## SimulatedDevice
module SimulatedDevice(
    input[1:0] global_state,
    input sys_clk,
    input rx,
    output tx,
    input turn_left_signal,
    input turn_right_signal,
    input move_forward_signal,
    input move_backward_signal,
    input place_barrier_signal,
    input destroy_barrier_signal,
    input rst,
    input clutch,
    input throttle,
    input brake,
    input power_on,
    input power_off,
    output front_detector,
    output back_detector,
    output left_detector,
    output right_detector,
    output move_backward_light,
    output move_forward_light,
    output turn_left_light,
    output turn_right_light,
    output power_light,
    output reg [2:0] state_light,
    output reg [3:0] moving_light,
    output [7:0] seg1,
    output [7:0] seg2,
    output [7:0] an
    );
    wire power;
    reg [1:0] state;
    reg [3:0] moving_state;
    wire manual_power;
    wire [1:0] next_state1;
    wire [1:0] next_state2;
    wire [1:0] next_state3;
    wire [3:0] next_moving_state1;
    wire [3:0] next_moving_state2;
    wire [3:0] next_moving_state3;
    wire pl_beacon_sig, de_beacon_sig;
    wire next_power;
    engine en(.global_state(global_state), .clk(sys_clk), .rst(rst), .power_on(power_on), .power_off(power_off), 
    .manual_power(manual_power), .next_power(next_power), .power_light(power_light));
    manual ma(.clk(sys_clk), .rst(rst), .power(power), .global_state(global_state), .state(state), .moving_state(moving_state), .clutch(clutch), 
    .brake(brake), .throttle(throttle), .rgs(move_backward_signal), .left(turn_left_signal), 
    .right(turn_right_signal), .next_state(next_state1), .next_moving_state(next_moving_state1),
    .manual_power(manual_power), .turn_left_light(turn_left_light), .turn_right_light(turn_right_light),
    .seg1(seg1), .seg2(seg2), .an(an));
    semiauto sa(.power(power), .global_state(global_state),
  ...
clock: 32.8 ns
lec_check: 0
abc_area: 0
cap_margin: 20
cell_pad_in_sites_global_placement: 1
core_aspect_ratio: 1.57
core_margin: 7
core_utilization: 50
cts_cluster_size: 24
gpl_routability_driven: 1
hold_slack_margin: -0.03
place_density_lb_addon: 0.29
setup_slack_margin: 3.0
slew_margin: 20
tns_end_percent: 10
run.sh (not shown) runs the stock make flow with config.mk's settings and CLKGATE_MAP_FILE=.
The baseline completed with no timing, DRC or antenna violations.
Edit:
==> flow/config.mk (replaced) <==
export PLATFORM = sky130hd
export DESIGN_NAME = SimulatedDevice
export DESIGN_NICKNAME = SimulatedDevice
export VERILOG_FILES = /design/flow/design.v
export SDC_FILE = /design/flow/constraint.sdc
export NUM_CORES = 4
export LEC_CHECK = 0
export ABC_AREA = 1
export CAP_MARGIN = 20
export CORE_MARGIN = 2
export CORE_UTILIZATION = 52
export SLEW_MARGIN = 20
==> flow/constraint.sdc (replaced) <==
create_clock -name core_clock -period 18.9 [get_ports {sys_clk}]
set_input_delay 3.7800 -clock core_clock [delete_from_list [all_inputs] [get_ports {sys_clk}]]
set_output_delay 3.7800 -clock core_clock [all_outputs]
set_load 0.01 [all_outputs]
What happened: The new run completed with no timing, DRC or antenna violations; sequential power climbs by 75%; wire length is lower by 15%; core utilization went up by 4.0 points; sequential share of layout area goes up by 0.78 points; via count drops by 7.2%.
Edit:
--- a/flow/config.mk
+++ b/flow/config.mk
@@ -9,4 +9,5 @@
 export CAP_MARGIN = 20
 export CORE_MARGIN = 2
-export CORE_UTILIZATION = 52
+export CORE_UTILIZATION = 65
+export SETUP_SLACK_MARGIN = -1.06
 export SLEW_MARGIN = 20
==> flow/constraint.sdc (replaced) <==
create_clock -name core_clock -period 15.6 [get_ports {sys_clk}]
set_input_delay 3.1200 -clock core_clock [delete_from_list [all_inputs] [get_ports {sys_clk}]]
set_output_delay 3.1200 -clock core_clock [all_outputs]
set_load 0.01 [all_outputs]
After rerunning:
- With this change the flow completed and failed the layout checks on setup timing
- clock skew falls by 0.014 ns
- worst setup slack gets worse by 1.7 ns
- sequential share of layout area falls by 1.7 points
- wire length rises by 4.3%
- combinational power rises by 22%
- non-clock buffer count rises by 360
Edit:
--- a/flow/config.mk
+++ b/flow/config.mk
@@ -9,5 +9,6 @@
 export CAP_MARGIN = 20
 export CORE_MARGIN = 2
-export CORE_UTILIZATION = 65
-export SETUP_SLACK_MARGIN = -1.06
+export CORE_UTILIZATION = 72
+export CTS_CLUSTER_DIAMETER = 268
+export SETUP_SLACK_MARGIN = -1.04
 export SLEW_MARGIN = 20
==> flow/constraint.sdc (replaced) <==
create_clock -name core_clock -period 13.6 [get_ports {sys_clk}]
set_input_delay 2.7200 -clock core_clock [delete_from_list [all_inputs] [get_ports {sys_clk}]]
set_output_delay 2.7200 -clock core_clock [all_outputs]
set_load 0.01 [all_outputs]
The new run completed, yet does not pass: setup timing.
Non-clock buffer count came out higher by 145.
Hold slack gets better by 0.0048 ns.
Core utilization came out higher by 14 points.
Synthesized cell count is unchanged.
Combinational power increases by 33%.
Global-route usage rises by 7.7 points.
Power rose by 18%.
Worst setup slack is worse by 2.9 ns.
Sequential power climbs by about 10%.

* * *

SimulatedDevice again, from the RTL that the note above started with.
Settings: LEC_CHECK=0, ABC_AREA=1, CAP_MARGIN=20, CELL_PAD_IN_SITES_DETAIL_PLACEMENT=0, CELL_PAD_IN_SITES_GLOBAL_PLACEMENT=0, CORE_MARGIN=2, CORE_UTILIZATION=71, CTS_CLUSTER_DIAMETER=295, CTS_CLUSTER_SIZE=35, MAX_ROUTING_LAYER=met4, PLACE_DENSITY_LB_ADDON=0.29, SETUP_SLACK_MARGIN=4.21, SLEW_MARGIN=5, TNS_END_PERCENT=60; clock period 15.9 ns.
The starting point failed in 5_1_grt.
Rerun with:
CELL_PAD_IN_SITES_DETAIL_PLACEMENT = unset   (was 0)
CELL_PAD_IN_SITES_GLOBAL_PLACEMENT = unset   (was 0)
CORE_UTILIZATION = 65   (was 71)
CTS_CLUSTER_DIAMETER = unset   (was 295)
CTS_CLUSTER_SIZE = unset   (was 35)
MAX_ROUTING_LAYER = unset   (was met4)
PLACE_DENSITY_LB_ADDON = unset   (was 0.29)
SETUP_SLACK_MARGIN = -0.8   (was 4.21)
SLEW_MARGIN = 20   (was 5)
TNS_END_PERCENT = unset   (was 60)
clock period = 13.3 ns   (was 15.9 ns; I/O delays follow)
With this change the flow produced a layout that fails on setup timing.
Synthesized area does not change.
Synthesized cell count is unchanged.
Die area goes up by roughly a tenth.
Rerun with:
ABC_AREA = unset   (was 1)
CORE_UTILIZATION = 40   (was 65)
SETUP_SLACK_MARGIN = unset   (was -0.8)
clock period = 23.9 ns   (was 13.3 ns; I/O delays follow)
Result: This time the run completed without violations. Cell area came out lower by a little under a tenth. Power came out lower by well over a third. Synthesized area rose by a few percent. Via count drops by roughly a tenth. Non-clock buffer count came out lower by 507. Worst hold slack is worse by 3.8 ps. Critical path depth came out lower by 28. Setup slack gains 3500 ps.
Rerun with:
ABC_AREA = 1   (was unset)
CORE_UTILIZATION = 72   (was 40)
CTS_CLUSTER_DIAMETER = 268   (was unset)
PLACE_DENSITY = 0.62   (was unset)
SETUP_SLACK_MARGIN = -1.04   (was unset)
clock period = 13.6 ns   (was 23.9 ns; I/O delays follow)
=> With this change the flow completed and failed the layout checks on setup timing. Core utilization rose by 48 points. Die size went down by 47%. Power climbs by 81%. Setup slack is worse by 4600 ps. Wire length went up by 50%. Sequential power went up by 77%. Sequential share of layout area drops by 1.6 points.
Power and IR drop assume default switching activity.
